===== flow/config.mk =====
export PLATFORM = sky130hd
export DESIGN_NAME = predictor_top
export DESIGN_NICKNAME = predictor_top
export VERILOG_FILES = /design/flow/design.v
export SDC_FILE = /design/flow/constraint.sdc
export NUM_CORES = 4
export LEC_CHECK = 0
export ABC_AREA = 1
export CAP_MARGIN = 20
export CORE_MARGIN = 2
export CORE_UTILIZATION = 72
export CTS_CLUSTER_DIAMETER = 216
export CTS_CLUSTER_SIZE = 30
export HOLD_SLACK_MARGIN = 0.3
export PLACE_DENSITY_LB_ADDON = 0.04
export SETUP_SLACK_MARGIN = -0.32
export SLEW_MARGIN = 20

===== flow/design.v =====
module branch_history_register #(parameter M = 4) (
    input logic clk,
    input logic reset,
    input logic branch_outcome,   
    output logic [M-1:0] bhr_out  
);
    always_ff @(posedge clk or posedge reset) begin
        if (reset) 
            bhr_out <= 0;  
        else 
            bhr_out <= {bhr_out[M-2:0], branch_outcome};  
    end
endmodule
module mnk_bit_predictor #(parameter K = 4,
                        parameter N = 2,
                        parameter M = 4
                        ) (
    input logic clk,
    input logic reset,
    input logic [K-1:0] index,
    input logic [M-1:0] bhr_in,
    input logic branch_outcome,        
    output logic prediction            
);
    logic [N-1:0] pht [((1<<K)*(1<<M))-1:0];  
    logic [K + M -1:0] new_index;
    assign new_index = {bhr_in,index};
    assign prediction = pht[new_index][N-1];
    always_ff @(posedge clk , posedge reset) begin
        if (reset) begin
            for (int i = 0; i < (1<<K)*(1<<M); i++)
                pht[i] <= 0;  
        end
        else begin
            if (branch_outcome) begin
                if (~(&pht[new_index]))
                    pht[new_index] <= pht[new_index] + 1;
            end
            else begin
                if (pht[new_index] > 0)
                    pht[new_index] <= pht[new_index] - 1;
            end
        end
    end
endmodule
module predictor_top #(parameter M = 3, parameter K = 4, parameter N = 3) (
    input logic clk,
    input logic reset,
    input logic [K-1:0] index,
    input logic branch_outcome,  
    output logic prediction,      
    output logic success
);
    logic [M-1:0] bhr_out;      
    branch_history_register #(M) bhr_inst (
        .clk(clk),
        .reset(reset),
        .branch_outcome(branch_outcome),
        .bhr_out(bhr_out)
    );
    mnk_bit_predictor #(K, N, M) pht_inst (
        .clk(clk),
        .reset(reset),
        .index(index),
        .bhr_in (bhr_out),
        .branch_outcome(branch_outcome),
        .prediction(prediction)
    );
    always_comb  begin
        if (prediction == branch_outcome)
        begin success = 1; end
        else begin
        success = 0;
        end
    end 
endmodule

===== flow/run.sh =====
#!/bin/bash
# the make line also repeats each setting of config.mk as NAME=value (left out here)
make -C /OpenROAD-flow-scripts/flow DESIGN_CONFIG=/design/flow/config.mk WORK_HOME=/design/flow/orfs CLKGATE_MAP_FILE= finish

===== flow/constraint.sdc =====
create_clock -name core_clock -period 3.9 [get_ports {clk}]
set_input_delay 0.7800 -clock core_clock [delete_from_list [all_inputs] [get_ports {clk}]]
set_output_delay 0.7800 -clock core_clock [all_outputs]
set_load 0.01 [all_outputs]

==> results of run 1 <==
==> per-layer routing <==
| metal | routed length (um) | global-route usage [%] |
|---|---|---|
| met1 | 22200 | 53.1 |
| met2 | 27200 | 64.5 |
| met3 | 5950 | 5.77 |
| met4 | 2950 | 19.8 |
| met5 | 0 | 0 |
==> metrics by stage <==
stage                     util (%)  cell area, um^2  hold slack [ps]
after floorplan                  -            20400              349
after global placement        81.2            22600              449
after global routing          83.2            23200              502
after detailed placement      81.2            22600              458
final                         83.2            23200              484
after CTS                     83.0            23100              485
==> area by class of cell <==
class	instances	area [um^2]
multi-input combinational	2362	9640
timing repair buffer	254	2360
fill	1820	4680
sequential	387	9690
inverter	155	586
clock inverter	1	5.00
clock buffer	17	425
tap	378	473
==> what timing repair did <==
action / CTS / global route
resized: 33 / 21
setup endpoints to repair: 2 / 2
hold buffers: 0 / 0
endpoints found under the hold margin: 0 / 0
setup buffers: 0 / 3
pin swaps: 0 / 2
==> impl_metrics.py, run 1 <==
# Flow results
metrics = {
    "outcome": {
        "status": "complete, but fails checks",
        "so.violations": "setup timing",
    },
    "synthesis": {
        "ys_top_logic_family": "simple AND/OR/NAND/NOR gates",
        "common_cells": "1497 x nand2_1, 457 x nand3_1, 397 x nor2_1",
        "ys_cells": 3030,
        "top_cell": "nand2_1",
        "edf_count": 0,
        "syn_inst": 3030,
        "synth_area_leader_cell": "dfrtp_1",
        "synth.area.mux_share_pct": 0,
        "synthFlopType": "dfrtp_1",
        "synth.top_cell.area_share_pct": 47.4,
        "simple_gate_area_share_pct": 46.1,
        "ys_sh_xor_pct": 0,
        "synth_cell_types": 17,
        "ys.flops": 387,
        "fp_nets": 3038,
        "aoi_share_pct": 0.122,
        "async_flop_share_pct": 100,
        "ys_seq_share_pct": 47.4,
        "adder_share_pct": 0.0979,
        "yosys_warnings": 4,
        "avgSynthCellArea_um2": 6.75,
        "yosysChipArea_mm2": 0.0204,
        "syn-cell-area_mm2": 0.0204,
        "synth.area.top_cells": "dfrtp_1 47%, nand2_1 27%, nand3_1 11%, nor2_1 7.3%, inv_1 2.8%",
    },
    "sta": {
        "slew_headroom_pct": 49.7,
        "finClkSkew_ps": 22.9,
        "tightestPinTransition_ps": 753,
        "finalSetupViolations": 25,
        "tns_ps": -616,
        "finalCriticalPeriod_ps": 4140,
        "fin_ws_ps": -244,
        "post-route-period-util_pct": 106,
        "drv_slew": 0,
        "timing_hold_violations_final": 0,
        "fmax_mhz": 241,
    },
    "critical_path": {
        "required_ps": 3120,
        "cp_num_cells": 17,
        "cpLargestDelayFamily": "simple AND/OR/NAND/NOR gates",
        "reg2reg_from": "bhr_inst.bhr_out[1]$_DFF_PP0_",
        "slowest_delay_ps": 570,
        "r2r_cells": 18,
        "worstSetupEndpoint": "prediction",
        "path_cells": "clkdlybuf4s15_1 -> inv_1 -> nor2_2 -> nand2_1 -> buf_4 -> nor2_1 -> nand2_1 -> nand2_1 -> nor2_1 -> nand2_1 -> nor2_1 -> nand2_1 -> nor2_1 -> nand2_1 -> nand2_1 -> inv_1 -> clkdlybuf4s50_1",
        "cp-end-kind": "output pin",
        "r2r-end": "pht_inst.pht[122][1]$_DFFE_PP0P_",
        "critPathBufInv": 5,
        "cp_slowest_cell": "clkdlybuf4s50_1",
        "crit_fanout": 5,
        "setup.worst_path.start_class": "input port",
        "critPathKind": "input port to output pin",
        "r2r_slack_ps": 100,
        "crit_top_cell": "nand2_1",
        "crit_start": "index[3]",
        "cp.arrival_ps": 3360,
    },
    "floorplanning": {
        "io_pins": 9,
        "fp.dieH_um": 172,
        "core_mm2": 0.0279,
        "placementRows": 61,
        "initial_core_util_pct": 73.4,
        "dieWidth_um": 172,
        "chipArea_mm2": 0.0298,
    },
    "placed_design": {
        "place.gp.congestion": 0.923,
        "dp_slack_ps": -701,
        "dp_hpwl_um": 39700,
        "place_inst": 3533,
        "port_buffers": 8,
    },
    "route": {
        "ant_nets": 0,
        "diodes": 0,
        "initialDrtViolationCount": 2619,
        "drc": 0,
        "vias": 20700,
        "wl_per_cell_um": 16.4,
        "drtPass1Iterations": 12,
        "wl_um": 58300,
        "via_per_inst": 5.84,
    },
    "clock_network": {
        "cts_sinks": 387,
        "htreeDepth": 1,
        "path_clk_slew_ps": 110,
        "cts_tree": "done",
        "cts.path.max_buffers": 3,
        "clkLatencyLatePin_ps": 540,
        "numCtsBuffers": 16,
        "cts-root-buf": "clkbuf_16",
    },
    "pwr": {
        "p_comb_share_pct": 25.0,
        "peakVddDrop_mv": 0.407,
        "clkPwrFrac_pct": 21.2,
        "powerDensity_mw_per_mm2": 413,
        "internal_power_mw": 6.24,
        "power.leakage_nw": 12.9,
        "p_total_mw": 9.56,
        "pg_seq_mw": 5.14,
        "powerClk_mw": 2.02,
        "swShare_pct": 34.8,
        "switching_power_mw": 3.32,
        "comb_cell_power_mw": 2.39,
        "largestPowerGroup": "sequential cells",
        "p_seq_share_pct": 53.8,
    },
    "min_path": {
        "min_from": "pht_inst.pht[60][0]$_DFFE_PP0P_",
        "hold_depth": 2,
        "min_to": "pht_inst.pht[60][0]$_DFFE_PP0P_",
        "worstHoldPathType": "register to register",
    },
    "job": {
        "maxCapViolations": 0,
        "warning_count": 27,
    },
    "cells_and_area": {
        "layout.nets": 3184,
        "final_cells": 3554,
        "area_growth_pct": 13.4,
    },
    "grt": {
        "antenna_found_initial": 0,
        "track_usage_pct": 39.9,
        "grt_pass1_vias": 19600,
        "grt_start_max_net_pins": 82,
        "overflow": 0,
        "grt_first_pass_wirelength_um": 94300,
    },
}
==> run 2: changes to the inputs <==
- CAP_MARGIN: 20 -> 35
- CTS_CLUSTER_DIAMETER: 216 -> 344
- CTS_CLUSTER_SIZE: 30 -> 41
- HOLD_SLACK_MARGIN: 0.3 -> 0.29
- MAX_ROUTING_LAYER: not set -> met5
- PLACE_DENSITY_LB_ADDON: 0.04 -> 0.08
- SETUP_SLACK_MARGIN: -0.32 -> 1.08
- TNS_END_PERCENT: not set -> 80
- clock period: 3.9 -> 3.8 ns (I/O delays scaled with it)
==> impl_metrics.py, run 2 <==
# Metrics from the implementation run
metrics = {
    "outcome": {
        "status": "aborted with a tool error",
        "outcome.stop_stage": "global routing",
        "error": "[ERROR GRT-0232] Routing congestion too high. Check the congestion heatmap in the GUI.",
    },
    "synthesis": {
        "aoi_share_pct": 0.122,
        "syn-cell-area_mm2": 0.0204,
        "synth.area.mux_share_pct": 0,
        "fp_nets": 3038,
        "yosys_warnings": 4,
        "simple_gate_area_share_pct": 46.1,
        "common_cells": "1497 x nand2_1, 457 x nand3_1, 397 x nor2_1",
        "yosysChipArea_mm2": 0.0204,
        "ys_top_logic_family": "simple AND/OR/NAND/NOR gates",
        "edf_count": 0,
        "async_flop_share_pct": 100,
        "synth_cell_types": 17,
        "syn_inst": 3030,
        "adder_share_pct": 0.0979,
        "synth.top_cell.area_share_pct": 47.4,
        "synth.area.top_cells": "dfrtp_1 47%, nand2_1 27%, nand3_1 11%, nor2_1 7.3%, inv_1 2.8%",
        "ys.flops": 387,
        "top_cell": "nand2_1",
        "synth_area_leader_cell": "dfrtp_1",
        "ys_seq_share_pct": 47.4,
        "synthFlopType": "dfrtp_1",
        "avgSynthCellArea_um2": 6.75,
        "ys_cells": 3030,
        "ys_sh_xor_pct": 0,
    },
    "floorplanning": {
        "placementRows": 61,
        "initial_core_util_pct": 73.4,
        "dieWidth_um": 172,
        "io_pins": 9,
        "core_mm2": 0.0279,
        "chipArea_mm2": 0.0298,
        "fp.dieH_um": 172,
    },
    "clock_network": {
        "htreeDepth": 1,
        "cts_sinks": 387,
        "postCtsHoldBufs": 0,
        "cts-root-buf": "clkbuf_16",
        "cts.path.max_buffers": 3,
        "numCtsBuffers": 13,
    },
    "grt": {
        "track_usage_pct": 99.6,
        "overflow": 1615,
    },
    "placed_design": {
        "place_inst": 3537,
        "placed_area_mm2": 0.0231,
        "place.gp.congestion": 0.956,
        "port_buffers": 8,
        "dp_hpwl_um": 40400,
    },
}
run 2: through the flow:
stage / TNS [ps] / worst slack (ps)
after detailed placement: -235570 / -739
after global placement: -198730 / -725
after CTS: 0 / 313
after floorplan: -837440 / -2160
run 2: timing repair:
item,in CTS
cloned,32
pin swaps,74
resized,268
endpoints found under the setup margin,386
hold endpoints to repair,0
buffers inserted,70
run 2: layer usage:
metal | global-route usage [%] | GRT overflow
met1 | 90.5 | 38
met5 | 75.0 | 7
met3 | 85.4 | 63
met2 | 117 | 1029
met4 | 113 | 478
==> run 3: changes to the inputs <==
- CAP_MARGIN: 35 -> 0
- GPL_ROUTABILITY_DRIVEN: not set -> 0
- HOLD_SLACK_MARGIN: 0.29 -> not set
- PLACE_DENSITY_LB_ADDON: 0.08 -> not set
- SETUP_SLACK_MARGIN: 1.08 -> not set
- clock period: 3.8 -> 3.29 ns (I/O delays scaled with it)
==> impl_metrics.py, run 3 <==
# Metrics from the implementation run
metrics = {
    "clock_network": {
        "numCtsBuffers": 13,
        "cts.path.max_buffers": 3,
        "cts-root-buf": "clkbuf_16",
        "cts_sinks": 387,
        "htreeDepth": 1,
    },
    "synthesis": {
        "syn_inst": 3030,
        "ys_sh_xor_pct": 0,
        "edf_count": 0,
        "synth.area.top_cells": "dfrtp_1 47%, nand2_1 27%, nand3_1 11%, nor2_1 7.3%, inv_1 2.8%",
        "ys.flops": 387,
        "simple_gate_area_share_pct": 46.1,
        "synth.top_cell.area_share_pct": 47.4,
        "fp_nets": 3038,
        "ys_cells": 3030,
        "syn-cell-area_mm2": 0.0204,
        "avgSynthCellArea_um2": 6.75,
        "yosysChipArea_mm2": 0.0204,
        "ys_seq_share_pct": 47.4,
        "ys_top_logic_family": "simple AND/OR/NAND/NOR gates",
        "top_cell": "nand2_1",
        "adder_share_pct": 0.0979,
        "aoi_share_pct": 0.122,
        "synthFlopType": "dfrtp_1",
        "synth.area.mux_share_pct": 0,
        "synth_area_leader_cell": "dfrtp_1",
        "common_cells": "1497 x nand2_1, 457 x nand3_1, 397 x nor2_1",
        "yosys_warnings": 4,
        "async_flop_share_pct": 100,
        "synth_cell_types": 17,
    },
    "floorplanning": {
        "io_pins": 9,
        "placementRows": 61,
        "chipArea_mm2": 0.0298,
        "core_mm2": 0.0279,
        "initial_core_util_pct": 73.4,
        "fp.dieH_um": 172,
        "dieWidth_um": 172,
    },
    "placed_design": {
        "dp_hpwl_um": 40500,
        "dp_slack_ps": -1130,
        "port_buffers": 8,
    },
    "outcome": {
        "outcome.stop_stage": "global routing",
        "status": "aborted with a tool error",
        "error": "[ERROR DPL-0038] Utilization greater than 100%, impossible to legalize",
    },
}
[run 3: stage by stage]
stage | area [um^2] | util, % | hold WS, ps | cells
after floorplan | 20500 | - | 349 | 3030
after global placement | 22700 | 81.7 | 446 | 3534
after detailed placement | 22700 | 81.7 | 459 | 3534
after CTS | 24600 | 88.1 | 453 | 3590
[run 3: repair_timing]
action / CTS
hold buffers: 0
gates cloned: 16
setup endpoints to repair: 386
pin swaps: 24
buffers inserted: 26
resized: 264
==> run 4: changes to the inputs <==
- ABC_AREA: 1 -> not set
- CAP_MARGIN: 0 -> 20
- CELL_PAD_IN_SITES_GLOBAL_PLACEMENT: not set -> 1
- CORE_MARGIN: 2 -> 4
- CORE_UTILIZATION: 72 -> 40
- CTS_CLUSTER_DIAMETER: 344 -> 80
- CTS_CLUSTER_SIZE: 41 -> 21
- GPL_ROUTABILITY_DRIVEN: 0 -> not set
- MAX_ROUTING_LAYER: met5 -> not set
- TNS_END_PERCENT: 80 -> 25
- clock period: 3.29 -> 6.0 ns (I/O delays scaled with it)
==> impl_metrics.py, run 4 <==
# Flow results
metrics = {
    "outcome": {
        "status": "timing/DRC/antenna clean",
    },
    "critical_path": {
        "cp-end-kind": "output pin",
        "setup.worst_path.start_class": "register",
        "crit_fanout": 20,
        "critPathKind": "register to output pin",
        "r2r_slack_ps": 770,
        "required_ps": 4800,
        "crit_top_cell": "buf_4",
        "slowest_delay_ps": 830,
        "crit_start": "bhr_inst.bhr_out[2]$_DFF_PP0_",
        "cp.arrival_ps": 4710,
        "cpLargestDelayFamily": "simple AND/OR/NAND/NOR gates",
        "reg2reg_from": "bhr_inst.bhr_out[2]$_DFF_PP0_",
        "critPathBufInv": 3,
        "r2r_cells": 15,
        "r2r-end": "pht_inst.pht[60][1]$_DFFE_PP0P_",
        "path_cells": "buf_4 -> or3b_1 -> or3_1 -> o2111ai_1 -> or4_1 -> or2_0 -> nor4b_2 -> buf_4 -> nor2_1 -> xnor2_1 -> clkdlybuf4s50_1",
        "cp_num_cells": 11,
        "cp_slowest_cell": "dfrtp_2",
        "worstSetupEndpoint": "success",
    },
    "grt": {
        "grt_pass1_vias": 16200,
        "overflow": 0,
        "track_usage_pct": 34.4,
        "grt_first_pass_wirelength_um": 130000,
        "antenna_found_initial": 3,
        "grt_start_max_net_pins": 133,
    },
    "cells_and_area": {
        "fin_area_mm2": 0.0221,
        "layout.nets": 1845,
        "layout.area.comb_mm2": 0.00896,
        "area_growth_pct": 13.5,
        "final_util_pct": 46.2,
        "register_area_mm2": 0.00969,
        "fill_cells": 4543,
        "final_cells": 2471,
    },
    "min_path": {
        "hold_depth": 1,
        "worstHoldPathType": "register to register",
        "min_from": "pht_inst.pht[41][0]$_DFFE_PP0P_",
        "min_to": "pht_inst.pht[41][0]$_DFFE_PP0P_",
    },
    "clock_network": {
        "clkLatencyLatePin_ps": 610,
        "cts_setup_buffers": 0,
        "postCtsHoldBufs": 0,
        "htreeDepth": 1,
        "cts-root-buf": "clkbuf_16",
        "cts.path.max_buffers": 3,
        "cts_tree": "done",
        "numCtsBuffers": 26,
        "path_clk_slew_ps": 90,
        "cts_sinks": 387,
    },
    "sta": {
        "drv_slew": 0,
        "finalSetupViolations": 0,
        "tns_ps": 0,
        "finClkSkew_ps": 32.1,
        "finalCriticalPeriod_ps": 5910,
        "fmax_mhz": 169,
        "grt_setup_unrepaired": "false",
        "whs_ps": 497,
        "fin_ws_ps": 94.9,
        "post-route-period-util_pct": 98.4,
        "tightestPinTransition_ps": 1160,
        "timing_hold_violations_final": 0,
        "slew_headroom_pct": 21.5,
    },
    "route": {
        "drc": 0,
        "met2_length_um": 41000,
        "vias": 16200,
        "wl_met1_um": 39400,
        "drtPass1Iterations": 6,
        "initialDrtViolationCount": 2233,
        "wl_um": 91900,
        "met3RoutedLength_um": 7400,
        "wl_per_cell_um": 37.2,
        "via_per_inst": 6.57,
        "top_layer_used": "met4",
        "ant_nets": 0,
    },
    "pwr": {
        "p_comb_share_pct": 24.6,
        "powerClk_mw": 2.01,
        "p_total_mw": 7.53,
        "largestPowerGroup": "sequential cells",
        "comb_cell_power_mw": 1.85,
        "switching_power_mw": 2.62,
        "peakVddDrop_mv": 0.291,
        "powerDensity_mw_per_mm2": 340,
        "clkPwrFrac_pct": 26.6,
        "power.leakage_nw": 9.53,
        "internal_power_mw": 4.91,
        "p_seq_share_pct": 48.8,
        "swShare_pct": 34.8,
        "pg_seq_mw": 3.67,
    },
    "synthesis": {
        "synth.area.top_cells": "dfrtp_1 50%, mux2_2 15%, o21ai_0 6.3%, nor2_1 2.6%, a22oi_1 2.2%",
        "synth.top_cell.area_share_pct": 49.6,
        "synth.area.mux_share_pct": 16.7,
        "ys_seq_share_pct": 49.6,
        "async_flop_share_pct": 100,
        "synth_area_leader_cell": "dfrtp_1",
        "ys_cells": 1795,
        "avgSynthCellArea_um2": 10.9,
        "synthFlopType": "dfrtp_1",
        "ys_sh_xor_pct": 0.135,
        "aoi_share_pct": 16.0,
        "ys_top_logic_family": "multiplexers",
        "fp_nets": 1803,
        "yosysChipArea_mm2": 0.0195,
        "ys.flops": 387,
        "syn-cell-area_mm2": 0.0195,
        "yosys_warnings": 4,
        "top_cell": "dfrtp_1",
        "synth_cell_types": 85,
        "edf_count": 0,
        "adder_share_pct": 0.103,
        "syn_inst": 1795,
        "simple_gate_area_share_pct": 12.6,
        "common_cells": "387 x dfrtp_1, 253 x mux2_2, 246 x o21ai_0",
    },
    "placed_design": {
        "placed_area_mm2": 0.0212,
        "dp_slack_ps": -67.7,
        "place.gp.congestion": 1.01,
        "dp_hpwl_um": 64900,
        "port_buffers": 8,
        "place_inst": 2424,
    },
    "floorplanning": {
        "fp.dieH_um": 229,
        "placementRows": 80,
        "chipArea_mm2": 0.0524,
        "initial_core_util_pct": 40.7,
        "io_pins": 9,
        "core_mm2": 0.0479,
        "dieWidth_um": 229,
    },
    "job": {
        "maxCapViolations": 0,
        "warning_count": 33,
    },
}
-- run 4: routing by layer --
metal | track usage, % | up-vias
met5 | 0 | -
li1 | - | 6701
met4 | 11.9 | 0
met2 | 53.2 | 791
met1 | 48.7 | 8537
met3 | 6.56 | 196
-- run 4: cell type report --
class,instances,area share (%)
Antenna cell,2,0.0226
Clock buffer,32,3.23
Clock inverter,13,0.746
Inverter,15,0.271
Multi-Input combinational cell,1212,40.5
Sequential cell,387,43.8
Tap cell,615,3.47
Timing Repair Buffer,195,8.01
-- run 4: timing repair --
action | CTS | global route
pin swaps | 0 | 0
endpoints found under the setup margin | 1 | 1
gates resized | 1 | 8
==> run 5: changes to the inputs <==
- ABC_AREA: not set -> 1
- CAP_MARGIN: 20 -> 30
- CELL_PAD_IN_SITES_GLOBAL_PLACEMENT: 1 -> 3
- CORE_ASPECT_RATIO: not set -> 1.31
- CORE_MARGIN: 4 -> 2
- CORE_UTILIZATION: 40 -> 66
- CTS_CLUSTER_DIAMETER: 80 -> 277
- CTS_CLUSTER_SIZE: 21 -> not set
- HOLD_SLACK_MARGIN: not set -> 0.05
- MAX_ROUTING_LAYER: not set -> met5
- PLACE_DENSITY_LB_ADDON: not set -> 0.12
- SETUP_SLACK_MARGIN: not set -> -0.25
- TNS_END_PERCENT: 25 -> 80
- clock period: 6.0 -> 8.32 ns (I/O delays scaled with it)
==> impl_metrics.py, run 5 <==
# Metrics from the implementation run
metrics = {
    "synthesis": {
        "synth.area.mux_share_pct": 0,
        "async_flop_share_pct": 100,
        "syn_inst": 3030,
        "edf_count": 0,
        "ys_cells": 3030,
        "synth_cell_types": 17,
        "yosys_warnings": 4,
        "avgSynthCellArea_um2": 6.75,
        "synthFlopType": "dfrtp_1",
        "syn-cell-area_mm2": 0.0204,
        "top_cell": "nand2_1",
        "synth.top_cell.area_share_pct": 47.4,
        "synth.area.top_cells": "dfrtp_1 47%, nand2_1 27%, nand3_1 11%, nor2_1 7.3%, inv_1 2.8%",
        "synth_area_leader_cell": "dfrtp_1",
        "yosysChipArea_mm2": 0.0204,
        "ys_sh_xor_pct": 0,
        "ys_seq_share_pct": 47.4,
        "ys.flops": 387,
        "adder_share_pct": 0.0979,
        "common_cells": "1497 x nand2_1, 457 x nand3_1, 397 x nor2_1",
        "simple_gate_area_share_pct": 46.1,
        "fp_nets": 3038,
        "aoi_share_pct": 0.122,
        "ys_top_logic_family": "simple AND/OR/NAND/NOR gates",
    },
    "floorplanning": {
        "dieWidth_um": 158,
        "core_mm2": 0.0304,
        "fp.dieH_um": 205,
        "chipArea_mm2": 0.0324,
        "initial_core_util_pct": 67.2,
        "placementRows": 73,
    },
    "outcome": {
        "outcome.stop_stage": "global placement without I/O",
        "error": "[ERROR FLW-0024] Place density exceeds 1.0 (current PLACE_DENSITY_LB_ADDON =  0.12). Please check if the value of  PLACE_DENSITY_LB_ADDON is between 0 and 0.99.",
        "status": "aborted with a tool error",
    },
}
==> run 6: changes to the inputs <==
- CAP_MARGIN: 30 -> 35
- CORE_MARGIN: 2 -> 8
- CORE_UTILIZATION: 66 -> 43
- HOLD_SLACK_MARGIN: 0.05 -> not set
- MAX_ROUTING_LAYER: met5 -> met4
- PLACE_DENSITY: not set -> 0.4
- PLACE_DENSITY_LB_ADDON: 0.12 -> not set
- SETUP_SLACK_MARGIN: -0.25 -> not set
- SLEW_MARGIN: 20 -> 10
- clock period: 8.32 -> 7.71 ns (I/O delays scaled with it)
==> impl_metrics.py, run 6 <==
# Metrics from the implementation run
metrics = {
    "synthesis": {
        "aoi_share_pct": 0.122,
        "synth.top_cell.area_share_pct": 47.4,
        "common_cells": "1497 x nand2_1, 457 x nand3_1, 397 x nor2_1",
        "edf_count": 0,
        "synth_cell_types": 17,
        "ys.flops": 387,
        "async_flop_share_pct": 100,
        "ys_seq_share_pct": 47.4,
        "synth.area.mux_share_pct": 0,
        "adder_share_pct": 0.0979,
        "simple_gate_area_share_pct": 46.1,
        "synthFlopType": "dfrtp_1",
        "avgSynthCellArea_um2": 6.75,
        "top_cell": "nand2_1",
        "fp_nets": 3038,
        "syn-cell-area_mm2": 0.0204,
        "ys_top_logic_family": "simple AND/OR/NAND/NOR gates",
        "yosysChipArea_mm2": 0.0204,
        "yosys_warnings": 4,
        "synth.area.top_cells": "dfrtp_1 47%, nand2_1 27%, nand3_1 11%, nor2_1 7.3%, inv_1 2.8%",
        "ys_cells": 3030,
        "ys_sh_xor_pct": 0,
        "syn_inst": 3030,
        "synth_area_leader_cell": "dfrtp_1",
    },
    "floorplanning": {
        "placementRows": 91,
        "chipArea_mm2": 0.0548,
        "fp.dieH_um": 266,
        "initial_core_util_pct": 43.5,
        "core_mm2": 0.0470,
        "dieWidth_um": 206,
    },
    "outcome": {
        "error": "[ERROR GPL-0301] Utilization 104.833 % exceeds 100%.",
        "outcome.stop_stage": "global placement without I/O",
        "status": "aborted with a tool error",
    },
}
==> run 7: changes to the inputs <==
- ABC_AREA: 1 -> not set
- CAP_MARGIN: 35 -> 0
- CELL_PAD_IN_SITES_GLOBAL_PLACEMENT: 3 -> not set
- CORE_ASPECT_RATIO: 1.31 -> not set
- CORE_MARGIN: 8 -> 2
- CORE_UTILIZATION: 43 -> 55
- CTS_CLUSTER_DIAMETER: 277 -> 131
- MAX_ROUTING_LAYER: met4 -> not set
- MIN_ROUTING_LAYER: not set -> met1
- PLACE_DENSITY: 0.4 -> not set
- PLACE_DENSITY_LB_ADDON: not set -> 0.15
- SETUP_SLACK_MARGIN: not set -> 0.41
- SLEW_MARGIN: 10 -> 20
- TNS_END_PERCENT: 80 -> not set
- clock period: 7.71 -> 4.55 ns (I/O delays scaled with it)
==> impl_metrics.py, run 7 <==
# Flow results
metrics = {
    "outcome": {
        "status": "complete, but fails checks",
        "so.violations": "setup timing",
    },
    "pwr": {
        "clkPwrFrac_pct": 27.1,
        "internal_power_mw": 9.23,
        "switching_power_mw": 4.82,
        "p_seq_share_pct": 35.5,
        "p_total_mw": 14.0,
        "comb_cell_power_mw": 5.25,
        "largestPowerGroup": "combinational cells",
        "powerDensity_mw_per_mm2": 510,
        "peakVddDrop_mv": 0.661,
        "p_comb_share_pct": 37.4,
        "power.leakage_nw": 12.3,
        "pg_seq_mw": 4.98,
        "powerClk_mw": 3.81,
        "swShare_pct": 34.3,
    },
    "critical_path": {
        "crit_fanout": 10,
        "r2r_slack_ps": -180,
        "worstSetupEndpoint": "pht_inst.pht[127][2]$_DFFE_PP0P_",
        "required_ps": 5080,
        "r2r_cells": 16,
        "critPathBufInv": 7,
        "cp.arrival_ps": 5260,
        "critPathKind": "input port to register",
        "cp-end-kind": "register",
        "reg2reg_from": "bhr_inst.bhr_out[0]$_DFF_PP0_",
        "setup.worst_path.start_class": "input port",
        "cp_num_cells": 17,
        "cp_slowest_cell": "xor2_4",
        "path_cells": "buf_8 -> buf_12 -> buf_8 -> buf_6 -> nor3_1 -> a32o_2 -> a222oi_1 -> o22ai_1 -> a211o_1 -> nor4b_4 -> buf_4 -> nor2_4 -> fa_4 -> xor2_4 -> clkbuf_16 -> bufbuf_16 -> mux2_2",
        "r2r-end": "pht_inst.pht[127][2]$_DFFE_PP0P_",
        "crit_start": "index[2]",
        "cpLargestDelayFamily": "buffers and inverters",
        "slowest_delay_ps": 570,
        "crit_top_cell": "buf_8",
    },
    "sta": {
        "fmax_mhz": 211,
        "fin_ws_ps": -186,
        "drv_slew": 0,
        "finalSetupViolations": 212,
        "whs_ps": 497,
        "timing_hold_violations_final": 0,
        "finClkSkew_ps": 36.6,
        "post-route-period-util_pct": 104,
        "finalCriticalPeriod_ps": 4740,
        "tightestPinTransition_ps": 766,
        "grt_setup_unrepaired": "true",
        "slew_headroom_pct": 49.0,
    },
    "placed_design": {
        "place.gp.congestion": 1.08,
        "placed_area_mm2": 0.0226,
        "dp_hpwl_um": 63500,
        "port_buffers": 8,
        "dp_slack_ps": -825,
    },
    "clock_network": {
        "numCtsBuffers": 43,
        "cts_tree": "done",
        "htreeDepth": 2,
        "path_clk_slew_ps": 60,
        "cts-root-buf": "clkbuf_16",
        "cts_sinks": 387,
        "clkLatencyLatePin_ps": 620,
        "cts.path.max_buffers": 3,
    },
    "synthesis": {
        "simple_gate_area_share_pct": 12.6,
        "adder_share_pct": 0.103,
        "syn_inst": 1795,
        "common_cells": "387 x dfrtp_1, 253 x mux2_2, 246 x o21ai_0",
        "synth_area_leader_cell": "dfrtp_1",
        "ys_seq_share_pct": 49.6,
        "aoi_share_pct": 16.0,
        "ys_cells": 1795,
        "ys_sh_xor_pct": 0.135,
        "top_cell": "dfrtp_1",
        "ys_top_logic_family": "multiplexers",
        "ys.flops": 387,
        "yosysChipArea_mm2": 0.0195,
        "synth.area.mux_share_pct": 16.7,
        "edf_count": 0,
        "yosys_warnings": 4,
        "avgSynthCellArea_um2": 10.9,
        "fp_nets": 1803,
        "async_flop_share_pct": 100,
        "synth_cell_types": 85,
        "synthFlopType": "dfrtp_1",
        "syn-cell-area_mm2": 0.0195,
        "synth.top_cell.area_share_pct": 49.6,
        "synth.area.top_cells": "dfrtp_1 50%, mux2_2 15%, o21ai_0 6.3%, nor2_1 2.6%, a22oi_1 2.2%",
    },
    "grt": {
        "grt_start_max_net_pins": 104,
        "grt_first_pass_wirelength_um": 139000,
        "overflow": 0,
        "grt_pass1_vias": 18900,
        "antenna_found_initial": 8,
        "track_usage_pct": 54.3,
    },
    "min_path": {
        "hold_depth": 1,
        "min_to": "pht_inst.pht[105][0]$_DFFE_PP0P_",
        "min_from": "pht_inst.pht[105][0]$_DFFE_PP0P_",
        "worstHoldPathType": "register to register",
    },
    "cells_and_area": {
        "area_growth_pct": 41.1,
        "fin_area_mm2": 0.0275,
        "layout.area.comb_mm2": 0.00993,
        "fill_cells": 2004,
        "register_area_mm2": 0.00969,
        "layout.nets": 2163,
    },
    "route": {
        "drc": 0,
        "wl_per_cell_um": 39.6,
        "vias": 20100,
        "drtPass1Iterations": 6,
        "ant_nets": 0,
        "initialDrtViolationCount": 3416,
        "wl_um": 105000,
        "via_per_inst": 7.57,
    },
    "floorplanning": {
        "dieWidth_um": 192,
        "placementRows": 68,
        "io_pins": 9,
        "core_mm2": 0.0347,
        "initial_core_util_pct": 56.2,
        "chipArea_mm2": 0.0370,
        "fp.dieH_um": 192,
    },
    "job": {
        "warning_count": 35,
        "maxCapViolations": 0,
    },
}
run 7: repair_timing:
item	CTS	global route
endpoints found under the setup margin	384	385
gates cloned	27	16
resized	169	209
setup buffers	49	40
hold buffers	0	0
pin swaps	30	39
run 7: cell type report:
| type | instances | area share [%] |
|---|---|---|
| multi-input combinational | 1212 | 36.1 |
| sequential | 387 | 35.2 |
| clock inverter | 16 | 0.750 |
| clock buffer | 64 | 4.71 |
| timing repair buffer | 496 | 20.9 |
| inverter | 15 | 0.218 |
| tap | 455 | 2.07 |
| antenna | 9 | 0.0818 |
run 7: stage by stage:
stage | instances | setup TNS, ps | utilization (%)
detailed placement | 2433 | -184790 | 65.1
finish | 2654 | -17650 | 79.3
floorplan | 1795 | -605240 | -
global route | 2650 | -18580 | 79.3
global placement | 2433 | -162820 | 65.1
CTS | 2589 | 0 | 74.9
run 7: routing by layer:
layer	wire length, um	track usage (%)	vias up
li1	-	-	7376
met1	35500	67.3	9806
met2	41600	75.7	2130
met3	17000	24.1	768
met4	10900	37.1	14
met5	246	0.275	-
==> run 8: changes to the inputs <==
- ABC_AREA: not set -> 1
- CAP_MARGIN: 0 -> 5
- CORE_UTILIZATION: 55 -> 72
- CTS_CLUSTER_DIAMETER: 131 -> 105
- GPL_ROUTABILITY_DRIVEN: not set -> 0
- HOLD_SLACK_MARGIN: not set -> 0.29
- MAX_ROUTING_LAYER: not set -> met5
- MIN_ROUTING_LAYER: met1 -> not set
- PLACE_DENSITY_LB_ADDON: 0.15 -> 0.3
- SETUP_SLACK_MARGIN: 0.41 -> not set
- TNS_END_PERCENT: not set -> 80
- clock period: 4.55 -> 3.29 ns (I/O delays scaled with it)
==> impl_metrics.py, run 8 <==
# Metrics from the implementation run
metrics = {
    "floorplanning": {
        "placementRows": 61,
        "io_pins": 9,
        "core_mm2": 0.0279,
        "chipArea_mm2": 0.0298,
        "fp.dieH_um": 172,
        "initial_core_util_pct": 73.4,
        "dieWidth_um": 172,
    },
    "clock_network": {
        "postCtsHoldBufs": 0,
        "cts-root-buf": "clkbuf_16",
        "numCtsBuffers": 41,
        "cts_sinks": 387,
        "htreeDepth": 2,
        "cts.path.max_buffers": 3,
    },
    "synthesis": {
        "top_cell": "nand2_1",
        "common_cells": "1497 x nand2_1, 457 x nand3_1, 397 x nor2_1",
        "yosysChipArea_mm2": 0.0204,
        "avgSynthCellArea_um2": 6.75,
        "syn_inst": 3030,
        "ys_sh_xor_pct": 0,
        "adder_share_pct": 0.0979,
        "yosys_warnings": 4,
        "synth_area_leader_cell": "dfrtp_1",
        "edf_count": 0,
        "synth.area.mux_share_pct": 0,
        "synth_cell_types": 17,
        "aoi_share_pct": 0.122,
        "synth.top_cell.area_share_pct": 47.4,
        "syn-cell-area_mm2": 0.0204,
        "ys.flops": 387,
        "fp_nets": 3038,
        "async_flop_share_pct": 100,
        "simple_gate_area_share_pct": 46.1,
        "ys_seq_share_pct": 47.4,
        "ys_top_logic_family": "simple AND/OR/NAND/NOR gates",
        "ys_cells": 3030,
        "synth.area.top_cells": "dfrtp_1 47%, nand2_1 27%, nand3_1 11%, nor2_1 7.3%, inv_1 2.8%",
        "synthFlopType": "dfrtp_1",
    },
    "placed_design": {
        "place_inst": 3528,
        "dp_hpwl_um": 40100,
        "dp_slack_ps": -1160,
        "port_buffers": 8,
    },
    "outcome": {
        "outcome.stop_stage": "global routing",
        "status": "aborted with a tool error",
        "error": "[ERROR GRT-0232] Routing congestion too high. Check the congestion heatmap in the GUI.",
    },
    "grt": {
        "overflow": 202,
        "track_usage_pct": 86.2,
    },
}
## run 8: metrics by stage
stage	area (um^2)	hold WS [ps]	utilization, %	power [mW]
2_1_floorplan	20500	349	-	7.79
3_3_place_gp	22700	450	81.6	8.91
3_5_place_dp	22700	459	81.6	9.03
4_1_cts	24700	473	88.5	13.8
## run 8: layer usage
metal / track usage (%) / GRT overflow
met5: 63.7 / 2
met4: 86.4 / 73
met3: 78.0 / 17
met2: 96.0 / 91
met1: 85.0 / 19
## run 8: repair_timing
item | CTS
setup endpoints to repair | 386
gates cloned | 2
gates resized | 198
buffers inserted | 6
pin swaps | 14
==> run 9: changes to the inputs <==
- HOLD_SLACK_MARGIN: 0.29 -> not set
- PLACE_DENSITY_LB_ADDON: 0.3 -> not set
- clock period: 3.29 -> 3.48 ns (I/O delays scaled with it)
==> impl_metrics.py, run 9 <==
# Flow results
metrics = {
    "clock_network": {
        "clkLatencyLatePin_ps": 560,
        "cts_tree": "done",
        "numCtsBuffers": 41,
        "path_clk_slew_ps": 70,
        "cts-root-buf": "clkbuf_16",
        "cts_sinks": 387,
        "htreeDepth": 2,
        "cts.path.max_buffers": 3,
    },
    "synthesis": {
        "synth.area.top_cells": "dfrtp_1 47%, nand2_1 27%, nand3_1 11%, nor2_1 7.3%, inv_1 2.8%",
        "yosysChipArea_mm2": 0.0204,
        "syn-cell-area_mm2": 0.0204,
        "syn_inst": 3030,
        "yosys_warnings": 4,
        "ys_top_logic_family": "simple AND/OR/NAND/NOR gates",
        "ys_sh_xor_pct": 0,
        "ys_seq_share_pct": 47.4,
        "aoi_share_pct": 0.122,
        "async_flop_share_pct": 100,
        "common_cells": "1497 x nand2_1, 457 x nand3_1, 397 x nor2_1",
        "adder_share_pct": 0.0979,
        "synth.top_cell.area_share_pct": 47.4,
        "synth.area.mux_share_pct": 0,
        "avgSynthCellArea_um2": 6.75,
        "top_cell": "nand2_1",
        "synth_area_leader_cell": "dfrtp_1",
        "synthFlopType": "dfrtp_1",
        "simple_gate_area_share_pct": 46.1,
        "edf_count": 0,
        "fp_nets": 3038,
        "ys.flops": 387,
        "ys_cells": 3030,
        "synth_cell_types": 17,
    },
    "placed_design": {
        "port_buffers": 8,
        "dp_hpwl_um": 40700,
        "dp_slack_ps": -1040,
        "placed_area_mm2": 0.0228,
        "place_inst": 3543,
    },
    "sta": {
        "drv_slew": 0,
        "fin_ws_ps": -416,
        "tns_ps": -82600,
        "tightestPinTransition_ps": 908,
        "grt_setup_unrepaired": "true",
        "finClkSkew_ps": 28.1,
        "finalSetupViolations": 386,
        "whs_ps": 471,
        "slew_headroom_pct": 39.5,
        "finalCriticalPeriod_ps": 3900,
        "fmax_mhz": 257,
        "timing_hold_violations_final": 0,
        "post-route-period-util_pct": 112,
    },
    "cells_and_area": {
        "layout.nets": 3250,
        "area_growth_pct": 25.2,
        "final_util_pct": 91.8,
        "final_cells": 3660,
        "fin_area_mm2": 0.0256,
    },
    "job": {
        "maxCapViolations": 0,
        "warning_count": 35,
    },
    "grt": {
        "track_usage_pct": 45.6,
        "grt_start_max_net_pins": 120,
        "grt_pass1_vias": 21800,
        "grt_first_pass_wirelength_um": 107000,
        "antenna_found_initial": 11,
        "overflow": 0,
    },
    "critical_path": {
        "setup.worst_path.start_class": "register",
        "cp-end-kind": "register",
        "cp.arrival_ps": 4370,
        "critPathBufInv": 7,
        "path_cells": "nor2_4 -> nand2_8 -> buf_12 -> clkinvlp_4 -> buf_6 -> nand3_2 -> nand2_1 -> nor2_1 -> nand2_1 -> nor2_2 -> nand3_2 -> nor2_4 -> nand2_2 -> nand2_2 -> inv_2 -> fa_4 -> buf_12 -> buf_12 -> buf_6 -> nand3_1 -> nand2_1",
        "slowest_delay_ps": 780,
        "cp_num_cells": 21,
        "crit_start": "bhr_inst.bhr_out[1]$_DFF_PP0_",
        "reg2reg_from": "bhr_inst.bhr_out[1]$_DFF_PP0_",
        "cpLargestDelayFamily": "simple AND/OR/NAND/NOR gates",
        "r2r-end": "pht_inst.pht[127][1]$_DFFE_PP0P_",
        "r2r_cells": 21,
        "crit_fanout": 6,
        "cp_slowest_cell": "fa_4",
        "critPathKind": "register to register",
        "worstSetupEndpoint": "pht_inst.pht[127][1]$_DFFE_PP0P_",
        "required_ps": 3960,
        "r2r_slack_ps": -420,
    },
    "outcome": {
        "status": "complete, but fails checks",
        "so.violations": "setup timing",
    },
    "route": {
        "vias": 23900,
        "drtPass1Iterations": 13,
        "initialDrtViolationCount": 4835,
        "wl_um": 79600,
        "via_per_inst": 6.54,
        "ant_nets": 0,
        "wl_per_cell_um": 21.8,
        "drc": 0,
    },
    "floorplanning": {
        "dieWidth_um": 172,
        "fp.dieH_um": 172,
        "chipArea_mm2": 0.0298,
        "io_pins": 9,
        "initial_core_util_pct": 73.4,
        "placementRows": 61,
        "core_mm2": 0.0279,
    },
    "pwr": {
        "largestPowerGroup": "sequential cells",
        "switching_power_mw": 4.84,
        "p_comb_share_pct": 25.1,
        "internal_power_mw": 9.26,
        "swShare_pct": 34.3,
        "pg_seq_mw": 5.86,
        "p_total_mw": 14.1,
        "powerDensity_mw_per_mm2": 551,
        "powerClk_mw": 4.70,
        "clkPwrFrac_pct": 33.3,
        "power.leakage_nw": 13.8,
        "p_seq_share_pct": 41.6,
        "comb_cell_power_mw": 3.53,
        "peakVddDrop_mv": 0.567,
    },
    "min_path": {
        "hold_depth": 2,
        "min_to": "pht_inst.pht[67][1]$_DFFE_PP0P_",
        "min_from": "pht_inst.pht[67][1]$_DFFE_PP0P_",
        "worstHoldPathType": "register to register",
    },
}
-- run 9: metal layers --
metal | share of wire [%] | track usage (%) | vias up
li1 | - | - | 9852
met1 | 31 | 56.7 | 10700
met2 | 42 | 72.4 | 2427
met3 | 16 | 10.6 | 898
met4 | 10 | 28.4 | 12
met5 | 0.22 | 0 | -
-- run 9: what timing repair did --
item / CTS / global route
gates resized: 139 / 157
buffers inserted: 7 / 15
setup endpoints to repair: 386 / 366
hold buffers: 0 / 0
pin swaps: 2 / 56
cloned: 2 / 11
-- run 9: cell type report --
class,count,area (um^2)
Clock inverter,13,155
Sequential cell,387,9690
Antenna cell,7,17.5
Fill cell,1115,2270
Timing Repair Buffer,295,3110
Inverter,155,604
Clock buffer,63,1280
Tap cell,378,473
Multi-Input combinational cell,2362,10300
==> run 10: changes to the inputs <==
- CAP_MARGIN: 5 -> 15
- CELL_PAD_IN_SITES_DETAIL_PLACEMENT: not set -> 1
- CELL_PAD_IN_SITES_GLOBAL_PLACEMENT: not set -> 1
- CORE_UTILIZATION: 72 -> 40
- CTS_CLUSTER_DIAMETER: 105 -> not set
- MAX_ROUTING_LAYER: met5 -> met4
- MIN_ROUTING_LAYER: not set -> met2
- PLACE_DENSITY_LB_ADDON: not set -> 0.2
- SETUP_SLACK_MARGIN: not set -> 0.15
- SLEW_MARGIN: 20 -> 0
- TNS_END_PERCENT: 80 -> not set
- clock period: 3.48 -> 8.51 ns (I/O delays scaled with it)
==> impl_metrics.py, run 10 <==
# Flow results
metrics = {
    "clock_network": {
        "path_clk_slew_ps": 50,
        "cts_tree": "done",
        "clkLatencyLatePin_ps": 610,
        "numCtsBuffers": 47,
        "htreeDepth": 2,
        "cts_sinks": 387,
        "cts-root-buf": "clkbuf_16",
        "cts_setup_buffers": 0,
        "cts_resized": 0,
        "postCtsHoldBufs": 0,
        "cts.path.max_buffers": 3,
    },
    "route": {
        "vias": 27400,
        "drc": 0,
        "ant_nets": 0,
        "drtPass1Iterations": 6,
        "via_per_inst": 7.41,
        "wl_um": 71800,
        "wl_per_cell_um": 19.4,
        "initialDrtViolationCount": 4523,
    },
    "pwr": {
        "largestPowerGroup": "sequential cells",
        "clkPwrFrac_pct": 37.9,
        "pg_seq_mw": 2.37,
        "powerDensity_mw_per_mm2": 245,
        "switching_power_mw": 1.91,
        "internal_power_mw": 3.63,
        "powerClk_mw": 2.10,
        "peakVddDrop_mv": 0.159,
        "comb_cell_power_mw": 1.07,
        "p_comb_share_pct": 19.3,
        "power.leakage_nw": 12.2,
        "p_seq_share_pct": 42.8,
        "swShare_pct": 34.6,
    },
    "critical_path": {
        "r2r_slack_ps": 3090,
        "crit_top_cell": "nand2_1",
        "setup.worst_path.start_class": "input port",
        "r2r-end": "pht_inst.pht[89][0]$_DFFE_PP0P_",
        "crit_start": "index[2]",
        "slowest_delay_ps": 800,
        "critPathBufInv": 3,
        "required_ps": 6810,
        "cpLargestDelayFamily": "simple AND/OR/NAND/NOR gates",
        "cp.arrival_ps": 5830,
        "reg2reg_from": "bhr_inst.bhr_out[0]$_DFF_PP0_",
        "crit_fanout": 9,
        "cp-end-kind": "output pin",
        "path_cells": "clkdlybuf4s50_1 -> inv_1 -> nor2_1 -> nand2_1 -> nor2_1 -> nand2_1 -> nand2_1 -> nor2_1 -> nand2_1 -> nor2_1 -> nand3_1 -> nor2_1 -> nand2_1 -> nand2_1 -> nand2_1 -> nand2_1 -> clkdlybuf4s50_1",
        "cp_num_cells": 17,
        "critPathKind": "input port to output pin",
        "worstSetupEndpoint": "success",
        "r2r_cells": 16,
        "cp_slowest_cell": "nand2_1",
    },
    "sta": {
        "drv_slew": 0,
        "tns_ps": 0,
        "slew_headroom_pct": 27.0,
        "grt_setup_unrepaired": "false",
        "timing_hold_violations_final": 0,
        "whs_ps": 472,
        "finalCriticalPeriod_ps": 7530,
        "finClkSkew_ps": 16.4,
        "post-route-period-util_pct": 88.5,
        "fmax_mhz": 133,
        "finalSetupViolations": 0,
        "tightestPinTransition_ps": 1090,
    },
    "placed_design": {
        "dp_hpwl_um": 43900,
        "placed_area_mm2": 0.0210,
        "port_buffers": 8,
    },
    "synthesis": {
        "avgSynthCellArea_um2": 6.75,
        "ys.flops": 387,
        "syn_inst": 3030,
        "fp_nets": 3038,
        "ys_seq_share_pct": 47.4,
        "synth.area.top_cells": "dfrtp_1 47%, nand2_1 27%, nand3_1 11%, nor2_1 7.3%, inv_1 2.8%",
        "edf_count": 0,
        "top_cell": "nand2_1",
        "async_flop_share_pct": 100,
        "adder_share_pct": 0.0979,
        "yosys_warnings": 4,
        "ys_cells": 3030,
        "yosysChipArea_mm2": 0.0204,
        "common_cells": "1497 x nand2_1, 457 x nand3_1, 397 x nor2_1",
        "aoi_share_pct": 0.122,
        "synth.area.mux_share_pct": 0,
        "synth.top_cell.area_share_pct": 47.4,
        "ys_top_logic_family": "simple AND/OR/NAND/NOR gates",
        "ys_sh_xor_pct": 0,
        "syn-cell-area_mm2": 0.0204,
        "synthFlopType": "dfrtp_1",
        "synth_cell_types": 17,
        "simple_gate_area_share_pct": 46.1,
        "synth_area_leader_cell": "dfrtp_1",
    },
    "min_path": {
        "hold_depth": 2,
        "min_to": "pht_inst.pht[48][0]$_DFFE_PP0P_",
        "worstHoldPathType": "register to register",
        "min_from": "pht_inst.pht[48][0]$_DFFE_PP0P_",
    },
    "grt": {
        "antenna_found_initial": 0,
        "overflow": 0,
        "grt_first_pass_wirelength_um": 115000,
        "track_usage_pct": 42.8,
        "grt_pass1_vias": 30500,
        "grt_start_max_net_pins": 150,
    },
    "floorplanning": {
        "fp.dieH_um": 230,
        "io_pins": 9,
        "initial_core_util_pct": 40.7,
        "placementRows": 82,
        "core_mm2": 0.0503,
        "dieWidth_um": 230,
        "chipArea_mm2": 0.0529,
    },
    "outcome": {
        "status": "timing/DRC/antenna clean",
    },
    "job": {
        "warning_count": 34,
        "maxCapViolations": 0,
    },
    "cells_and_area": {
        "layout.nets": 2996,
        "area_growth_pct": 10.5,
        "fin_area_mm2": 0.0226,
    },
}
## run 10: through the flow
step | cells | util, % | worst slack, ps | power, mW
after CTS | 3695 | 44.9 | 1420 | 5.46
after global placement | 3610 | 41.8 | 1520 | 3.36
after floorplan | 3030 | - | 1600 | 3.00
after detailed placement | 3610 | 41.8 | 1430 | 3.40
final | 3699 | 44.9 | 976 | 5.54
after global routing | 3696 | 44.9 | 786 | 5.75
## run 10: layer usage
layer  up-vias  global-route usage (%)  part of all wire [%]
met5         -                       -                     0
met4         0                    9.25                   8.5
met3       699                    53.9                    40
met2      7666                    50.0                    51
met1      9779                       -                     0
li1       9252                       -                     -
## run 10: layout make-up
class	instances	area [um^2]
antenna	3	7.51
clock buffer	73	1420
clock inverter	12	138
fill	6487	27700
inverter	155	586
multi-input combinational	2362	9530
sequential	387	9680
tap	672	841
timing repair buffer	35	390
==> run 11: changes to the inputs <==
- CAP_MARGIN: 15 -> 20
- CELL_PAD_IN_SITES_DETAIL_PLACEMENT: 1 -> not set
- CELL_PAD_IN_SITES_GLOBAL_PLACEMENT: 1 -> not set
- CORE_UTILIZATION: 40 -> 68
- GPL_ROUTABILITY_DRIVEN: 0 -> not set
- MAX_ROUTING_LAYER: met4 -> not set
- MIN_ROUTING_LAYER: met2 -> not set
- PLACE_DENSITY: not set -> 0.39
- PLACE_DENSITY_LB_ADDON: 0.2 -> not set
- SETUP_SLACK_MARGIN: 0.15 -> not set
- SLEW_MARGIN: 0 -> 20
- TNS_END_PERCENT: not set -> 30
- clock period: 8.51 -> 6.16 ns (I/O delays scaled with it)
==> impl_metrics.py, run 11 <==
# Flow results
metrics = {
    "clock_network": {
        "cts-root-buf": "clkbuf_16",
        "cts.path.max_buffers": 3,
        "cts_setup_buffers": 0,
        "path_clk_slew_ps": 60,
        "cts_sinks": 387,
        "clkLatencyLatePin_ps": 540,
        "htreeDepth": 2,
        "cts_tree": "done",
        "postCtsHoldBufs": 0,
        "numCtsBuffers": 41,
        "cts_resized": 0,
    },
    "synthesis": {
        "edf_count": 0,
        "synthFlopType": "dfrtp_1",
        "avgSynthCellArea_um2": 6.75,
        "synth_cell_types": 17,
        "ys_cells": 3030,
        "common_cells": "1497 x nand2_1, 457 x nand3_1, 397 x nor2_1",
        "top_cell": "nand2_1",
        "aoi_share_pct": 0.122,
        "syn-cell-area_mm2": 0.0204,
        "synth.area.mux_share_pct": 0,
        "simple_gate_area_share_pct": 46.1,
        "fp_nets": 3038,
        "synth.top_cell.area_share_pct": 47.4,
        "adder_share_pct": 0.0979,
        "async_flop_share_pct": 100,
        "synth.area.top_cells": "dfrtp_1 47%, nand2_1 27%, nand3_1 11%, nor2_1 7.3%, inv_1 2.8%",
        "ys_sh_xor_pct": 0,
        "ys.flops": 387,
        "yosys_warnings": 4,
        "synth_area_leader_cell": "dfrtp_1",
        "ys_seq_share_pct": 47.4,
        "syn_inst": 3030,
        "ys_top_logic_family": "simple AND/OR/NAND/NOR gates",
        "yosysChipArea_mm2": 0.0204,
    },
    "critical_path": {
        "slowest_delay_ps": 530,
        "crit_start": "index[3]",
        "r2r_slack_ps": 1720,
        "crit_fanout": 8,
        "reg2reg_from": "bhr_inst.bhr_out[0]$_DFF_PP0_",
        "worstSetupEndpoint": "success",
        "setup.worst_path.start_class": "input port",
        "critPathBufInv": 3,
        "cp.arrival_ps": 4670,
        "cpLargestDelayFamily": "simple AND/OR/NAND/NOR gates",
        "r2r-end": "pht_inst.pht[56][1]$_DFFE_PP0P_",
        "required_ps": 4930,
        "crit_top_cell": "nand2_1",
        "r2r_cells": 17,
        "cp-end-kind": "output pin",
        "path_cells": "clkdlybuf4s50_1 -> nand2_1 -> inv_1 -> nand2_1 -> nor2_1 -> nand2_1 -> nand2_1 -> nor2_1 -> nand2_1 -> nor2_1 -> nand2_1 -> nor2_1 -> nand2_1 -> nand2_1 -> nand2_1 -> nand2_1 -> clkdlybuf4s50_1",
        "critPathKind": "input port to output pin",
        "cp_slowest_cell": "clkdlybuf4s50_1",
        "cp_num_cells": 17,
    },
    "min_path": {
        "min_to": "pht_inst.pht[115][0]$_DFFE_PP0P_",
        "hold_depth": 2,
        "worstHoldPathType": "register to register",
        "min_from": "pht_inst.pht[115][0]$_DFFE_PP0P_",
    },
    "pwr": {
        "p_comb_share_pct": 19.5,
        "p_total_mw": 7.11,
        "largestPowerGroup": "sequential cells",
        "swShare_pct": 32.3,
        "pg_seq_mw": 3.26,
        "powerClk_mw": 2.47,
        "powerDensity_mw_per_mm2": 320,
        "p_seq_share_pct": 45.8,
        "comb_cell_power_mw": 1.38,
        "clkPwrFrac_pct": 34.7,
        "peakVddDrop_mv": 0.235,
        "switching_power_mw": 2.30,
        "power.leakage_nw": 12.2,
        "internal_power_mw": 4.81,
    },
    "sta": {
        "tightestPinTransition_ps": 1030,
        "fmax_mhz": 169,
        "timing_hold_violations_final": 0,
        "post-route-period-util_pct": 95.8,
        "slew_headroom_pct": 31.3,
        "drv_slew": 0,
        "tns_ps": 0,
        "finClkSkew_ps": 18.4,
        "finalSetupViolations": 0,
        "grt_setup_unrepaired": "false",
        "finalCriticalPeriod_ps": 5900,
    },
    "cells_and_area": {
        "fill_cells": 2349,
        "layout.nets": 3004,
        "final_cells": 3419,
        "fin_area_mm2": 0.0222,
        "final_util_pct": 75.1,
        "area_growth_pct": 8.83,
    },
    "placed_design": {
        "place.gp.congestion": 0.885,
        "port_buffers": 8,
        "dp_hpwl_um": 36100,
        "place_inst": 3343,
        "placed_area_mm2": 0.0209,
    },
    "floorplanning": {
        "core_mm2": 0.0296,
        "io_pins": 9,
        "dieWidth_um": 177,
        "chipArea_mm2": 0.0315,
        "initial_core_util_pct": 69.0,
        "placementRows": 63,
        "fp.dieH_um": 177,
    },
    "outcome": {
        "status": "timing/DRC/antenna clean",
    },
    "route": {
        "drtPass1Iterations": 6,
        "vias": 19600,
        "ant_nets": 0,
        "via_per_inst": 5.72,
        "drc": 0,
        "initialDrtViolationCount": 2242,
        "wl_um": 57200,
        "wl_per_cell_um": 16.7,
    },
    "grt": {
        "grt_start_max_net_pins": 126,
        "overflow": 0,
        "antenna_found_initial": 1,
        "grt_pass1_vias": 18800,
        "grt_first_pass_wirelength_um": 93800,
        "track_usage_pct": 37.5,
    },
    "job": {
        "warning_count": 32,
        "maxCapViolations": 0,
    },
}
run 11: per-layer routing:
metal | track usage [%] | vias to the layer above | part of all wire (%)
met5 | 0 | - | 0
met4 | 16.8 | 0 | 4.4
met3 | 5.14 | 162 | 8.6
met2 | 60.8 | 941 | 47
met1 | 50.7 | 9108 | 40
li1 | - | 9346 | -
run 11: cell type report:
cell class,instances,area (um^2),share of cell area (%)
timing repair buffer,49,613,2.76
tap,390,488,2.19
clock buffer,68,1280,5.75
inverter,155,586,2.63
antenna,1,2.50,0.0112
multi-input combinational,2362,9530,42.8
clock inverter,7,63.8,0.287
sequential,387,9680,43.5
run 11: stage by stage:
step / worst slack, ps / hold slack (ps)
6_report: 257 / 470
5_1_grt: 108 / 483
4_1_cts: 368 / 473
3_5_place_dp: 417 / 458
3_3_place_gp: 449 / 447
2_1_floorplan: -276 / 349
==> run 12: changes to the inputs <==
- CAP_MARGIN: 20 -> 35
- CORE_UTILIZATION: 68 -> 72
- CTS_CLUSTER_DIAMETER: not set -> 344
- CTS_CLUSTER_SIZE: not set -> 41
- HOLD_SLACK_MARGIN: not set -> 0.29
- MAX_ROUTING_LAYER: not set -> met5
- PLACE_DENSITY: 0.39 -> not set
- PLACE_DENSITY_LB_ADDON: not set -> 0.29
- TNS_END_PERCENT: 30 -> 80
- clock period: 6.16 -> 3.31 ns (I/O delays scaled with it)
==> impl_metrics.py, run 12 <==
# Metrics from the implementation run
metrics = {
    "outcome": {
        "status": "aborted with a tool error",
        "outcome.stop_stage": "global routing",
        "error": "[ERROR GRT-0116] Global routing finished with congestion. Check the congestion regions in the DRC Viewer.",
    },
    "synthesis": {
        "ys_cells": 3030,
        "synthFlopType": "dfrtp_1",
        "top_cell": "nand2_1",
        "synth.area.mux_share_pct": 0,
        "simple_gate_area_share_pct": 46.1,
        "synth_area_leader_cell": "dfrtp_1",
        "syn-cell-area_mm2": 0.0204,
        "yosysChipArea_mm2": 0.0204,
        "avgSynthCellArea_um2": 6.75,
        "aoi_share_pct": 0.122,
        "syn_inst": 3030,
        "adder_share_pct": 0.0979,
        "async_flop_share_pct": 100,
        "ys.flops": 387,
        "edf_count": 0,
        "synth.area.top_cells": "dfrtp_1 47%, nand2_1 27%, nand3_1 11%, nor2_1 7.3%, inv_1 2.8%",
        "yosys_warnings": 4,
        "ys_top_logic_family": "simple AND/OR/NAND/NOR gates",
        "fp_nets": 3038,
        "common_cells": "1497 x nand2_1, 457 x nand3_1, 397 x nor2_1",
        "ys_seq_share_pct": 47.4,
        "synth_cell_types": 17,
        "ys_sh_xor_pct": 0,
        "synth.top_cell.area_share_pct": 47.4,
    },
    "floorplanning": {
        "placementRows": 61,
        "io_pins": 9,
        "dieWidth_um": 172,
        "fp.dieH_um": 172,
        "core_mm2": 0.0279,
        "chipArea_mm2": 0.0298,
        "initial_core_util_pct": 73.4,
    },
    "placed_design": {
        "dp_hpwl_um": 42100,
        "port_buffers": 8,
        "placed_area_mm2": 0.0228,
        "place.gp.congestion": 0.975,
    },
    "clock_network": {
        "numCtsBuffers": 13,
        "cts-root-buf": "clkbuf_16",
        "htreeDepth": 1,
        "cts_sinks": 387,
        "cts.path.max_buffers": 3,
    },
    "grt": {
        "track_usage_pct": 78.5,
        "overflow": 13,
    },
}
run 12: layer usage:
layer | overflow | GRT usage [%]
met4 | 7 | 76.8
met5 | 0 | 45.4
met3 | 6 | 68.5
met1 | 0 | 78.7
met2 | 0 | 89.8
run 12: through the flow:
step	hold WS, ps	total power [mW]	instances	worst slack (ps)
global placement	446	8.87	3544	-1120
detailed placement	458	9.01	3544	-1290
CTS	487	13.2	3667	-139
floorplan	349	7.74	3030	-2560
run 12: what timing repair did:
item	4_1_cts
pin swaps	127
buffers inserted	75
hold buffers	0
cloned	38
gates resized	408
setup endpoints to repair	386
==> run 13: changes to the inputs <==
- ABC_AREA: 1 -> not set
- CAP_MARGIN: 35 -> 15
- CTS_CLUSTER_DIAMETER: 344 -> 338
- CTS_CLUSTER_SIZE: 41 -> 25
- HOLD_SLACK_MARGIN: 0.29 -> not set
- PLACE_DENSITY_LB_ADDON: 0.29 -> not set
- SETUP_SLACK_MARGIN: not set -> -0.38
- SLEW_MARGIN: 20 -> 10
- clock period: 3.31 -> 4.92 ns (I/O delays scaled with it)
==> impl_metrics.py, run 13 <==
# Flow results
metrics = {
    "outcome": {
        "status": "complete, but fails checks",
        "so.violations": "setup timing",
    },
    "critical_path": {
        "cp.arrival_ps": 4360,
        "crit_start": "index[1]",
        "cpLargestDelayFamily": "buffers and inverters",
        "reg2reg_from": "bhr_inst.bhr_out[2]$_DFF_PP0_",
        "cp_slowest_cell": "clkdlybuf4s50_1",
        "required_ps": 3940,
        "r2r_slack_ps": -170,
        "slowest_delay_ps": 590,
        "worstSetupEndpoint": "success",
        "path_cells": "buf_2 -> buf_4 -> and4_1 -> buf_4 -> a22oi_1 -> o21ai_0 -> a22oi_1 -> nand4_1 -> nor4b_4 -> nor2_1 -> xnor2_1 -> clkdlybuf4s50_1",
        "r2r-end": "pht_inst.pht[7][1]$_DFFE_PP0P_",
        "r2r_cells": 15,
        "critPathBufInv": 4,
        "setup.worst_path.start_class": "input port",
        "crit_fanout": 12,
        "critPathKind": "input port to output pin",
        "cp_num_cells": 12,
        "cp-end-kind": "output pin",
    },
    "grt": {
        "grt_start_max_net_pins": 125,
        "grt_pass1_vias": 17500,
        "grt_first_pass_wirelength_um": 115000,
        "antenna_found_initial": 3,
        "track_usage_pct": 56.0,
        "overflow": 0,
    },
    "route": {
        "vias": 17900,
        "wl_um": 78900,
        "initialDrtViolationCount": 3714,
        "via_per_inst": 7.93,
        "drtPass1Iterations": 9,
        "drc": 0,
        "ant_nets": 0,
        "wl_per_cell_um": 35.0,
    },
    "synthesis": {
        "synth.area.top_cells": "dfrtp_1 50%, mux2_2 15%, o21ai_0 6.3%, nor2_1 2.6%, a22oi_1 2.2%",
        "adder_share_pct": 0.103,
        "common_cells": "387 x dfrtp_1, 253 x mux2_2, 246 x o21ai_0",
        "ys_seq_share_pct": 49.6,
        "ys_sh_xor_pct": 0.135,
        "syn-cell-area_mm2": 0.0195,
        "yosys_warnings": 4,
        "syn_inst": 1795,
        "synth.top_cell.area_share_pct": 49.6,
        "yosysChipArea_mm2": 0.0195,
        "top_cell": "dfrtp_1",
        "edf_count": 0,
        "aoi_share_pct": 16.0,
        "async_flop_share_pct": 100,
        "simple_gate_area_share_pct": 12.6,
        "synth_area_leader_cell": "dfrtp_1",
        "fp_nets": 1803,
        "ys_cells": 1795,
        "avgSynthCellArea_um2": 10.9,
        "synth.area.mux_share_pct": 16.7,
        "ys.flops": 387,
        "synthFlopType": "dfrtp_1",
        "synth_cell_types": 85,
        "ys_top_logic_family": "multiplexers",
    },
    "pwr": {
        "clkPwrFrac_pct": 20.2,
        "largestPowerGroup": "sequential cells",
        "pg_seq_mw": 4.57,
        "power.leakage_nw": 9.82,
        "comb_cell_power_mw": 2.31,
        "p_seq_share_pct": 53.0,
        "switching_power_mw": 3.02,
        "powerClk_mw": 1.74,
        "p_comb_share_pct": 26.8,
        "p_total_mw": 8.61,
        "powerDensity_mw_per_mm2": 388,
        "swShare_pct": 35.0,
        "peakVddDrop_mv": 0.341,
        "internal_power_mw": 5.60,
    },
    "min_path": {
        "min_from": "pht_inst.pht[55][1]$_DFFE_PP0P_",
        "hold_depth": 1,
        "worstHoldPathType": "register to register",
        "min_to": "pht_inst.pht[55][1]$_DFFE_PP0P_",
    },
    "cells_and_area": {
        "fin_area_mm2": 0.0222,
        "layout.nets": 1919,
        "area_growth_pct": 13.8,
        "final_util_pct": 82.8,
    },
    "sta": {
        "tns_ps": -4740,
        "drv_slew": 0,
        "fmax_mhz": 187,
        "finalCriticalPeriod_ps": 5340,
        "slew_headroom_pct": 27.8,
        "finalSetupViolations": 81,
        "post-route-period-util_pct": 109,
        "tightestPinTransition_ps": 1080,
        "whs_ps": 507,
        "timing_hold_violations_final": 0,
        "fin_ws_ps": -421,
        "finClkSkew_ps": 27.0,
    },
    "clock_network": {
        "path_clk_slew_ps": 90,
        "postCtsHoldBufs": 0,
        "clkLatencyLatePin_ps": 560,
        "cts.path.max_buffers": 3,
        "cts_sinks": 387,
        "numCtsBuffers": 19,
        "cts_tree": "done",
        "cts-root-buf": "clkbuf_16",
        "htreeDepth": 1,
    },
    "floorplanning": {
        "dieWidth_um": 169,
        "core_mm2": 0.0268,
        "initial_core_util_pct": 72.8,
        "fp.dieH_um": 169,
        "chipArea_mm2": 0.0284,
        "io_pins": 9,
        "placementRows": 60,
    },
    "placed_design": {
        "dp_hpwl_um": 55600,
        "placed_area_mm2": 0.0217,
        "port_buffers": 8,
        "place.gp.congestion": 1.20,
    },
    "job": {
        "warning_count": 32,
        "maxCapViolations": 0,
    },
}
## run 13: stage by stage
stage	worst slack [ps]	instances
final	-421	2253
after detailed placement	-366	2229
after global placement	-324	2229
after floorplan	-1270	1795
after CTS	-365	2250
after global routing	-359	2252
## run 13: layer usage
| layer | routed length, um | global-route usage (%) |
|---|---|---|
| met4 | 8130 | 39.5 |
| met3 | 12700 | 22.7 |
| met5 | 0 | 0 |
| met1 | 26800 | 71.4 |
| met2 | 31300 | 78.0 |
## run 13: timing repair
item / in CTS / in global routing
setup buffers: 0 / 2
resized: 1 / 5
cloned: 0 / 0
endpoints found under the setup margin: 1 / 1
## run 13: layout make-up
cell class              instances  area [um^2]
repair buffers                276         2560
diodes                          1         2.50
inverters                      15         63.8
fillers                      1480         4610
clock inverters                 1         16.3
clock buffers                  20          479
multi-input cells            1212         8950
flip-flops and latches        387         9690
well taps                     341          427
Power is estimated from default activity; no workload was simulated.
